zinc:
// mem_ram
module mem_ram (input clk, wren, 
                input [3:0] d11,input [3:0] d12,input [3:0] d13,input [3:0] d14,input [3:0] d15,input [3:0] d16,input [3:0] d17,input [3:0]d18,
					 input [3:0] d21,input [3:0] d22,input [3:0] d23,input [3:0] d24,input [3:0] d25,input [3:0] d26,input [3:0] d27,input [3:0]d28,
					 input [3:0] d31,input [3:0] d32,input [3:0] d33,input [3:0] d34,input [3:0] d35,input [3:0] d36,input [3:0] d37,input [3:0]d38,
					 input [3:0] d41,input [3:0] d42,input [3:0] d43,input [3:0] d44,input [3:0] d45,input [3:0] d46,input [3:0] d47,input [3:0]d48,
					 input [3:0] r1,input [3:0] r2,
					 input [3:0] r3,input [3:0] r4,
					 output [11:0] w_sum11,
					 output [11:0] w_sum12,
					 output [11:0] w_sum13,
					 output [11:0] w_sum14,
					 output [11:0] w_sum15,
					 output [11:0] w_sum16,
					 output [11:0] w_sum17,
					 output [11:0] w_sum18
					 );
  reg [31:0] mem [3:0];  
  wire [8:0] p11, p21,p31,p41;
  wire [8:0] p12, p22,p32,p42;
  wire [8:0] p13, p23,p33,p43;
  ...
For scale: about 130 flip-flops.
Settings: LEC_CHECK=0, ABC_AREA=1, CAP_MARGIN=0, CORE_MARGIN=2, CORE_UTILIZATION=72, CTS_CLUSTER_DIAMETER=183, CTS_CLUSTER_SIZE=99, PLACE_DENSITY=0.39, SLEW_MARGIN=20, TNS_END_PERCENT=15; clock period 5.79 ns.
run.sh (not shown) runs the stock make flow with config.mk's settings and CLKGATE_MAP_FILE=.
For zinc, the flow was terminated by a tool error in 5_1_grt and produced no final design.
Changes in xenon relative to zinc:
- CTS_CLUSTER_SIZE removed (was 99)
- ABC_AREA removed (was 1)
- CORE_UTILIZATION changed from 72 to 57
- TNS_END_PERCENT removed (was 15)
- PLACE_DENSITY removed (was 0.39)
- CTS_CLUSTER_DIAMETER removed (was 183)
- CAP_MARGIN changed from 0 to 20
- the clock period (ns, I/O delays scaled along) changed from 5.79 to 5.35
--- outcome ---
xenon finished every stage; the final checks, however, were not passed, the failures being negative setup slack.
On xenon: mean cell area of the mapped netlist is about 19% higher than what zinc gave.
From zinc to xenon the numbers moved as follows: standard-cell row count up 11%; simple logic cell fraction of the synthesized area higher.
[compare] base=zinc new=xenon: share of the synthesized netlist area taken by xor and xnor gates now larger, total cell area reported by yosys after synthesis -about 3.4%, post-synthesis mux area share went up 0.27 points.
The number of sinks handled by clock tree synthesis of xenon and that of zinc are within noise of each other.
Compared with zinc, xenon shows a lower total standard cell area after synthesis.
When the final numbers for xenon and zinc were put side by side, the HPWL reported at the end of detailed placement turned out to be smaller in xenon.
What quartz does differently from xenon at the input level:
- CORE_UTILIZATION: 57 -> 71
- the clock period (ns, I/O delays scaled along): 5.35 -> 9.71
Findings:
- The layout from xenon, despite a flow that completed every stage, fails the layout checks, with the failing checks listed as negative setup slack.
- quartz: done, clean on timing, DRC and antenna
- xenon and quartz ended up with nearly the same delay contributed by the slowest stage of the critical path.
- Least setup slack across all paths after layout in quartz is 1.67 ns higher than in xenon
- Multi-input gate share of the layout cell area ends up higher on quartz.
- quartz ended with more floorplan core density than xenon.
- Re final clock period utilization by the worst path: quartz is 30 points down on xenon.
- Summary of quartz over xenon: number of antenna diodes went down; via count went down by 1201.
- Going from xenon to quartz, utilization grows by 3.0 points.
- Number of clock buffers in the layout (quartz over xenon): increase, 1
- On quartz: met3 layer usage reported by global route is 2.2 points lower than what xenon gave.
Relative to quartz, the following input files were edited for raven:
- changing CORE_UTILIZATION from 71 to 17
- changing the clock period (ns, I/O delays scaled along) from 9.71 to 11.4
==> results <==
raven | stages: all done | timing, DRC, antenna: all pass
Comparing quartz and raven, the lower global routing met1 resource utilization is on raven.
Post-layout instance count excluding filler cells was higher in raven than in quartz.
Compared with quartz, raven shows a lower global-route usage.
raven against quartz: total via count in the routed design fell by 3.5%; clock-pin slew on the worst setup and hold paths stayed essentially flat.
Changes observed in raven relative to quartz: cell count after placement picked up an extra 1272.
Taking quartz as the reference point, the setup slack after layout of raven rises by 0.93 ns.

---

The RTL this note starts from:
==> flow/design.v <==
module mult(input [3:0] a, input [3:0] b, output reg [8:0] c
    );
always@(*)
c= a*b;
endmodule
module ad(input [8:0] a1, input [8:0] b1, output reg [9:0] c1
    );
always@(*)
c1= a1+b1;
endmodule
module ad2(input [8:0] a2, input [9:0] b2, output reg [10:0] c2
    );
always@(*)
c2= a2+b2;
endmodule
module ad3(input [8:0] a3, input [10:0] b3, output reg [11:0] c3
    );
always@(*)
c3= a3+b3;
endmodule
`timescale 1ns / 1ps
module mem_ram (input clk, wren, 
                input [3:0] d11,input [3:0] d12,input [3:0] d13,input [3:0] d14,input [3:0] d15,input [3:0] d16,input [3:0] d17,input [3:0]d18,
					 input [3:0] d21,input [3:0] d22,input [3:0] d23,input [3:0] d24,input [3:0] d25,input [3:0] d26,input [3:0] d27,input [3:0]d28,
					 input [3:0] d31,input [3:0] d32,input [3:0] d33,input [3:0] d34,input [3:0] d35,input [3:0] d36,input [3:0] d37,input [3:0]d38,
					 input [3:0] d41,input [3:0] d42,input [3:0] d43,input [3:0] d44,input [3:0] d45,input [3:0] d46,input [3:0] d47,input [3:0]d48,
					 input [3:0] r1,input [3:0] r2,
					 input [3:0] r3,input [3:0] r4,
					 output [11:0] w_sum11,
					 output [11:0] w_sum12,
					 output [11:0] w_sum13,
					 output [11:0] w_sum14,
					 output [11:0] w_sum15,
					 output [11:0] w_sum16,
					 output [11:0] w_sum17,
					 output [11:0] w_sum18
					 );
  reg [31:0] mem [3:0];  
  wire [8:0] p11, p21,p31,p41;
  wire [8:0] p12, p22,p32,p42;
  wire [8:0] p13, p23,p33,p43;
  wire [8:0] p14, p24,p34,p44;
  wire [8:0] p15, p25,p35,p45;
  wire [8:0] p16, p26,p36,p46;
  wire [8:0] p17, p27,p37,p47;
  wire [8:0] p18, p28,p38,p48;
wire [9:0] s11,s12,s13,s14,s15,s16,s17,s18;
wire [10:0] s21,s22,s23,s24,s25,s26,s27,s28;
wire [11:0] s31,s32,s33,s34,s35,s36,s37,s38;
  always @(posedge clk) 
      begin
            if (wren) begin
                mem[0][31-:4]<=d11;
					 mem[0][27-:4] <=d12;
					 mem[0][23-:4]<=d13;
					 mem[0][19-:4]<=d14;
					 mem[0][15-:4]<=d15;
					 mem[0][11-:4]<=d16;
					 mem[0][7-:4]<=d17;
					 mem[0][3-:4]<=d18;
					 mem[1][31-:4]<=d21;
					 mem[1][27-:4] <=d22;
					 mem[1][23-:4]<=d23;
					 mem[1][19-:4]<=d24;
					 mem[1][15-:4]<=d25;
					 mem[1][11-:4]<=d26;
					 mem[1][7-:4]<=d27;
					 mem[1][3-:4]<=d28;
					 mem[2][31-:4]<=d31;
					 mem[2][27-:4] <=d32;
					 mem[2][23-:4]<=d33;
					 mem[2][19-:4]<=d34;
					 mem[2][15-:4]<=d35;
					 mem[2][11-:4]<=d36;
					 mem[2][7-:4]<=d37;
					 mem[2][3-:4]<=d38;
					 mem[3][31-:4]<=d41;
					 mem[3][27-:4] <=d42;
					 mem[3][23-:4]<=d43;
					 mem[3][19-:4]<=d44;
					 mem[3][15-:4]<=d45;
					 mem[3][11-:4]<=d46;
					 mem[3][7-:4]<=d47;
					 mem[3][3-:4]<=d48;
            end
		end		 
generate
   mult m11(.a(r1),
				.b(mem[0][31-:4]),
				.c(p11) 
				);
	mult m21(
	         .a(r2),
				.b(mem[1][31-:4]),
				.c(p21)
	         );		
   mult m31(
	         .a(r3),
				.b(mem[2][31-:4]),
				.c(p31)
	         );		
   mult m41(
	         .a(r4),
				.b(mem[3][31-:4]), 
				.c(p41)
	         );	
  ad add11 ( 
            .a1(p11),
				.b1(p21),
				.c1(s11)
           );  
  ad2 add21 (
            .b2(s11),
				.a2(p31),
				.c2(s21)
          );
  ad3 add31 (
             .b3(s21),
				 .a3(p41),
				 .c3(s31)
				 );
    mult m12(.a(r1),
				.b(mem[0][27-:4]),
				.c(p12)
				);
	mult m22(
	         .a(r2),
				.b(mem[1][27-:4]),
				.c(p22)
	         );		
   mult m32(
	         .a(r3),
				.b(mem[2][27-:4]),
				.c(p32)
	         );		
   mult m42(
	         .a(r4),
				.b(mem[3][27-:4]), 
				.c(p42)
	         );	
  ad add12 ( 
            .a1(p12),
				.b1(p22),
				.c1(s12)
           );  
  ad2 add22 (
            .b2(s12),
				.a2(p32),
				.c2(s22)
          );
  ad3 add32 (
             .b3(s22),
				 .a3(p42),
				 .c3(s32)
				 );
   mult m13(.a(r1),
				.b(mem[0][23-:4]),
				.c(p13)
				);
	mult m23(
	         .a(r2),
				.b(mem[1][23-:4]),
				.c(p23)
	         );		
   mult m33(
	         .a(r3),
				.b(mem[2][23-:4]),
				.c(p33)
	         );		
   mult m43(
	         .a(r4),
				.b(mem[3][23-:4]), 
				.c(p43)
	         );	
  ad add13 ( 
            .a1(p13),
				.b1(p23),
				.c1(s13)
           );  
  ad2 add23 (
            .b2(s13),
				.a2(p33),
				.c2(s23)
          );
  ad3 add33 (
             .b3(s23),
				 .a3(p43),
				 .c3(s33)
				 );
  mult m14(.a(r1),
				.b(mem[0][19-:4]),
				.c(p14)
				);
	mult m24(
	         .a(r2),
				.b(mem[1][19-:4]),
				.c(p24)
	         );		
   mult m34(
	         .a(r3),
				.b(mem[2][19-:4]),
				.c(p34)
	         );		
   mult m44(
	         .a(r4),
				.b(mem[3][19-:4]), 
				.c(p44)
	         );	
  ad add14 ( 
            .a1(p14),
				.b1(p24),
				.c1(s14)
           );  
  ad2 add24 (
            .b2(s14),
				.a2(p34),
				.c2(s24)
          );
  ad3 add34 (
             .b3(s24),
				 .a3(p44),
				 .c3(s34)
				 );
  mult m15(.a(r1),
				.b(mem[0][15-:4]),
				.c(p15)
				);
	mult m25(
	         .a(r2),
				.b(mem[1][15-:4]),
				.c(p25)
	         );		
   mult m35(
	         .a(r3),
				.b(mem[2][15-:4]),
				.c(p35)
	         );		
   mult m45(
	         .a(r4),
				.b(mem[3][15-:4]), 
				.c(p45)
	         );	
  ad add15 ( 
            .a1(p15),
				.b1(p25),
				.c1(s15)
           );  
  ad2 add25 (
            .b2(s15),
				.a2(p35),
				.c2(s25)
          );
  ad3 add35 (
             .b3(s25),
				 .a3(p45),
				 .c3(s35)
				 );
   mult m16(.a(r1),
				.b(mem[0][11-:4]),
				.c(p16)
				);
	mult m26(
	         .a(r2),
				.b(mem[1][11-:4]),
				.c(p26)
	         );		
   mult m36(
	         .a(r3),
				.b(mem[2][11-:4]),
				.c(p36)
	         );		
   mult m46(
	         .a(r4),
				.b(mem[3][11-:4]), 
				.c(p46)
	         );	
  ad add16 ( 
            .a1(p16),
				.b1(p26),
				.c1(s16)
           );  
  ad2 add26 (
            .b2(s16),
				.a2(p36),
				.c2(s26)
          );
  ad3 add36 (
             .b3(s26),
				 .a3(p46),
				 .c3(s36)
				 );
   mult m17(.a(r1),
				.b(mem[0][7-:4]),
				.c(p17)
				);
	mult m27(
	         .a(r2),
				.b(mem[1][7-:4]),
				.c(p27)
	         );		
   mult m37(
	         .a(r3),
				.b(mem[2][7-:4]),
				.c(p37)
	         );		
   mult m47(
	         .a(r4),
				.b(mem[3][7-:4]), 
				.c(p47)
	         );	
  ad add17 ( 
            .a1(p17),
				.b1(p27),
				.c1(s17)
           );  
  ad2 add27 (
            .b2(s17),
				.a2(p37),
				.c2(s27)
          );
  ad3 add37 (
             .b3(s27),
				 .a3(p47),
				 .c3(s37)
				 );
  mult m18(.a(r1),
				.b(mem[0][3-:4]),
				.c(p18)
				);
	mult m28(
	         .a(r2),
				.b(mem[1][3-:4]),
				.c(p28)
	         );		
   mult m38(
	         .a(r3),
				.b(mem[2][3-:4]),
				.c(p38)
	         );		
   mult m48(
	         .a(r4),
				.b(mem[3][3-:4]), 
				.c(p48)
	         );	
  ad add18 ( 
            .a1(p18),
				.b1(p28),
				.c1(s18)
           );  
  ad2 add28 (
            .b2(s18),
				.a2(p38),
				.c2(s28)
          );
  ad3 add38 (
             .b3(s28),
				 .a3(p48),
				 .c3(s38)
				 );
assign w_sum11 =s31;
assign w_sum12 =s32;
assign w_sum13 =s33;
assign w_sum14 =s34;
assign w_sum15 =s35;
assign w_sum16 =s36;
assign w_sum17 =s37;
assign w_sum18 =s38;
endgenerate
endmodule
clock: 6.67 ns
lec_check: 0
cap_margin: 0
core_margin: 2
core_utilization: 68
cts_cluster_diameter: 28
cts_cluster_size: 37
hold_slack_margin: -0.09
setup_slack_margin: 0.54
slew_margin: 20
The baseline completed, yet does not pass: negative setup slack.
Then changed:
- CORE_UTILIZATION: 68 -> 70
- CTS_CLUSTER_DIAMETER: 28 -> default
- CTS_CLUSTER_SIZE: 37 -> 50
- HOLD_SLACK_MARGIN: -0.09 -> -0.08
- SETUP_SLACK_MARGIN: 0.54 -> 1.52
Effect: The changed run died in clock tree synthesis. Die size went down by a few percent. Synthesized cell count is unchanged. Synthesized area does not change.
Then changed:
- CAP_MARGIN: 0 -> 20
- CORE_UTILIZATION: 70 -> 40
- CTS_CLUSTER_SIZE: 50 -> default
- HOLD_SLACK_MARGIN: -0.08 -> default
- SETUP_SLACK_MARGIN: 1.52 -> default
- clock period: 6.67 -> 10.0 ns (I/O delays scaled with it)
Result: This time the run completed with no timing, DRC or antenna violations; die area grows by about 70%; synthesized area does not change; synthesized cell count is unchanged.
Then changed:
- ABC_AREA: default -> 1
- CELL_PAD_IN_SITES_GLOBAL_PLACEMENT: default -> 0
- CORE_ASPECT_RATIO: default -> 0.5
- CORE_MARGIN: 2 -> 7
- CORE_UTILIZATION: 40 -> 31
- CTS_CLUSTER_DIAMETER: default -> 288
- CTS_CLUSTER_SIZE: default -> 98
- GPL_ROUTABILITY_DRIVEN: default -> 0
- PLACE_DENSITY_LB_ADDON: default -> 0.07
- TNS_END_PERCENT: default -> 5
Effect:
- utilization came out lower by 10 points
- setup slack is better by 0.23 ns
- cell area came out higher by 3.7%
- die area came out higher by 44%
- final cell count came out higher by 25%
- routed wire length came out higher by 17%
- sequential cell count is unchanged
- first-iteration DRC count came out lower by 3.3%
- via count came out higher by 6.1%
Then changed:
- ABC_AREA: 1 -> default
- CELL_PAD_IN_SITES_GLOBAL_PLACEMENT: 0 -> 3
- CORE_MARGIN: 7 -> 2
- CORE_UTILIZATION: 31 -> 40
- CTS_CLUSTER_DIAMETER: 288 -> 329
- GPL_ROUTABILITY_DRIVEN: 0 -> default
- PLACE_DENSITY_LB_ADDON: 0.07 -> default
- SLEW_MARGIN: 20 -> 0
- TNS_END_PERCENT: 5 -> 25
After rerunning:
- fmax fell by 1.8%
- final cell count fell by about 20%
- via count fell by 9.7%
